==> branch pepper <==
## AYUMU
module AYUMU(
	input CLK,
	input RST,
	input [31:0] INPUT,
	output [31:0] OUTPUT,
	output [15:0] IADDR,
	input [15:0] IDATA
);
make LEC_CHECK=0 CAP_MARGIN=20 CELL_PAD_IN_SITES_DETAIL_PLACEMENT=1 CORE_MARGIN=2 CORE_UTILIZATION=64 CTS_CLUSTER_SIZE=58 MAX_ROUTING_LAYER=met5 MIN_ROUTING_LAYER=met1 PLACE_DENSITY_LB_ADDON=0.27 SETUP_SLACK_MARGIN=1.02 SLEW_MARGIN=40 TNS_END_PERCENT=100 finish   # period 4.3 ns
run.sh (not shown) runs the stock make flow with config.mk's settings and CLKGATE_MAP_FILE=.
==> branch willow (differences from branch pepper) <==
==> flow/config.mk (replaced) <==
export PLATFORM = sky130hd
export DESIGN_NAME = AYUMU
export DESIGN_NICKNAME = AYUMU
export VERILOG_FILES = /design/flow/design.v
export SDC_FILE = /design/flow/constraint.sdc
export NUM_CORES = 4
export LEC_CHECK = 0
export CAP_MARGIN = 35
export CELL_PAD_IN_SITES_DETAIL_PLACEMENT = 2
export CORE_MARGIN = 2
export CORE_UTILIZATION = 64
export CTS_CLUSTER_SIZE = 68
export GPL_TIMING_DRIVEN = 0
export MAX_ROUTING_LAYER = met5
export MIN_ROUTING_LAYER = met2
export PLACE_DENSITY_LB_ADDON = 0.0
export SETUP_SLACK_MARGIN = 1.02
export SLEW_MARGIN = 20
export TNS_END_PERCENT = 5
==> flow/constraint.sdc (replaced) <==
create_clock -name core_clock -period 6.08 [get_ports {CLK}]
set_input_delay 1.2160 -clock core_clock [delete_from_list [all_inputs] [get_ports {CLK}]]
set_output_delay 1.2160 -clock core_clock [all_outputs]
set_load 0.01 [all_outputs]
==> branch nickel (differences from branch pepper) <==
==> flow/config.mk (replaced) <==
export PLATFORM = sky130hd
export DESIGN_NAME = AYUMU
export DESIGN_NICKNAME = AYUMU
export VERILOG_FILES = /design/flow/design.v
export SDC_FILE = /design/flow/constraint.sdc
export NUM_CORES = 4
export LEC_CHECK = 0
export CAP_MARGIN = 20
export CORE_MARGIN = 2
export CORE_UTILIZATION = 40
export CTS_CLUSTER_SIZE = 70
export MAX_ROUTING_LAYER = met4
export SLEW_MARGIN = 20
==> flow/constraint.sdc (replaced) <==
create_clock -name core_clock -period 6.0 [get_ports {CLK}]
set_input_delay 1.2000 -clock core_clock [delete_from_list [all_inputs] [get_ports {CLK}]]
set_output_delay 1.2000 -clock core_clock [all_outputs]
set_load 0.01 [all_outputs]
==> notes <==
Branch nickel completed without violations. Branch pepper stopped in global routing (5_1_grt). Branch willow died in detailed placement (3_5_place_dp), error DPL-0033. In synthesized area, branch nickel and branch willow do not differ. In synthesized cell count, branch willow and branch pepper do not differ. In branch willow the die size is smaller than in branch nickel, by about 37%.

========
==> inputs of run a <==
Starting RTL as in the previous note.
clock: 6.17 ns
lec_check: 0
cap_margin: 20
cell_pad_in_sites_detail_placement: 0
core_margin: 2
core_utilization: 57
max_routing_layer: met4
min_routing_layer: met1
place_density_lb_addon: 0.27
setup_slack_margin: 0.81
slew_margin: 20
tns_end_percent: 100
==> run b (differences from run a) <==
Settings changed: ABC_AREA from default to 1, CAP_MARGIN 20 to 15, CELL_PAD_IN_SITES_DETAIL_PLACEMENT 0 to default, CORE_UTILIZATION 57 to 72, CTS_CLUSTER_DIAMETER from default to 87, CTS_CLUSTER_SIZE from default to 10, MAX_ROUTING_LAYER met4 to default, MIN_ROUTING_LAYER met1 to default, PLACE_DENSITY from default to 0.36, PLACE_DENSITY_LB_ADDON 0.27 to default, SETUP_SLACK_MARGIN 0.81 to 0.93, TNS_END_PERCENT 100 to default.
==> flow/constraint.sdc (replaced) <==
create_clock -name core_clock -period 7.69 [get_ports {CLK}]
set_input_delay 1.5380 -clock core_clock [delete_from_list [all_inputs] [get_ports {CLK}]]
set_output_delay 1.5380 -clock core_clock [all_outputs]
set_load 0.01 [all_outputs]
==> run c (differences from run a) <==
Settings changed: ABC_AREA from default to 1, CORE_UTILIZATION 57 to 67, GPL_ROUTABILITY_DRIVEN from default to 0, GPL_TIMING_DRIVEN from default to 0, HOLD_SLACK_MARGIN from default to 0.16, MIN_ROUTING_LAYER met1 to met2, PLACE_DENSITY_LB_ADDON 0.27 to default, SETUP_SLACK_MARGIN 0.81 to default, SLEW_MARGIN 20 to 30, TNS_END_PERCENT 100 to default.
==> flow/constraint.sdc (replaced) <==
create_clock -name core_clock -period 10.0 [get_ports {CLK}]
set_input_delay 2.0000 -clock core_clock [delete_from_list [all_inputs] [get_ports {CLK}]]
set_output_delay 2.0000 -clock core_clock [all_outputs]
set_load 0.01 [all_outputs]
==> comparison table <==
Status: run c stopped before the end; run a timing/DRC/antenna clean; run b timing/DRC/antenna clean
Last stage reached: run c global routing (5_1_grt); run a -; run b -
Number of hold violations in the final report: run c -; run a 0; run b 0
Post-layout utilization of the core: run c -; run a 0.6354; run b 0.7913
Post-synthesis cell count: run c 10.82k; run a 6659; run b 10.82k
Comb pwr share: run c -; run a 0.181; run b 0.224
Min-Delay Startpoint: run c -; run a REG_WB.INT_PREV_PC[7]; run b REG_WB.INT_PREV_PC[4]
Placeable core region: run c 0.1697 mm2; run a 0.1968 mm2; run b 0.1584 mm2
Max Fanout on Critical Path: run c -; run a 8; run b 18
Net switching power figure: run c -; run a 12.27 mW; run b 11.77 mW
Maximum Capacitance Violations: run c -; run a 0; run b 0
Number of rows in the core area: run c 151; run a 163; run b 146
Clock power frac: run c -; run a 0.360; run b 0.338
Clock net power: run c -; run a 16.2 mW; run b 12.8 mW
Setup Skew: run c -; run a 62.29 ps; run b 48.63 ps
Post-synthesis sequential area ratio: run c 0.6672; run a 0.6792; run b 0.6672

========
==> wip/willow: inputs <==
AYUMU again, from the RTL that the note above started with.
clock: 3.91 ns
lec_check: 0
cap_margin: 20
cell_pad_in_sites_detail_placement: 0
core_margin: 3
core_utilization: 72
cts_cluster_size: 31
max_routing_layer: met4
min_routing_layer: met1
setup_slack_margin: 1.13
slew_margin: 20
tns_end_percent: 100
==> wip/fjord: changes against wip/willow <==
- CELL_PAD_IN_SITES_DETAIL_PLACEMENT: 0 -> default
- CORE_MARGIN: 3 -> 2
- CORE_UTILIZATION: 72 -> 55
- CTS_CLUSTER_SIZE: 31 -> default
- MAX_ROUTING_LAYER: met4 -> default
- MIN_ROUTING_LAYER: met1 -> default
- SETUP_SLACK_MARGIN: 1.13 -> default
- TNS_END_PERCENT: 100 -> default
==> flow/constraint.sdc (replaced) <==
create_clock -name core_clock -period 6.11 [get_ports {CLK}]
set_input_delay 1.2220 -clock core_clock [delete_from_list [all_inputs] [get_ports {CLK}]]
set_output_delay 1.2220 -clock core_clock [all_outputs]
set_load 0.01 [all_outputs]
==> qor summary <==
quantity                                                                            wip/fjord                      wip/willow
Die footprint                                                                      209000 um2                      161000 um2
Port Buffers                                                                               97                              97
Library cell occupying the most area in the post-synthesis netlist  sky130_fd_sc_hd__edfxtp_1       sky130_fd_sc_hd__edfxtp_1
Sequential share of the synthesized area                                                0.679                           0.679
Total I/O pin count                                                                        98                              98
Xor/xnor share of the synthesized area                                                 0.0102                          0.0102
Placement Setup Slack                                                                0.745 ns                       -0.569 ns
Count of library flops with an enable pin                                                2428                            2428
Height of the chip                                                                     457 um                          402 um
Standard-cell rows                                                                        166                             144
Top cell type by instance count after synthesis                     sky130_fd_sc_hd__edfxtp_1       sky130_fd_sc_hd__edfxtp_1
Post-synthesis cell area                                                           113000 um2                      113000 um2
Starting Density                                                                        0.552                           0.728
Run status                                                            complete, no violations       aborted with a tool error
Failing step                                                                                -  clock tree synthesis (4_1_cts)
Most common reg cell                                                sky130_fd_sc_hd__edfxtp_1       sky130_fd_sc_hd__edfxtp_1
Number of cells in the yosys synthesis report                                            6659                            6659
Routability congestion estimate from global placement                                   0.943                            1.02
Total core area                                                                    204000 um2                      155000 um2
Post-Place Cells                                                                         9230                            9286
Placement-stage cell area                                                          117000 um2                      122000 um2
Net count entering floorplan                                                             6811                            6811
Flops out of synthesis                                                                   2609                            2609
Average cell area after synthesis                                                    16.9 um2                        16.9 um2
Mux contribution to synthesized area                                                    0.172                           0.172
Placed wire-length estimate after detailed placement                                   199 mm                          206 mm
And+or+nand+nor area frac                                                              0.0640                          0.0640
Chip Width                                                                             457 um                          402 um
No activity file was given, so power comes from the tool's default toggle rates.
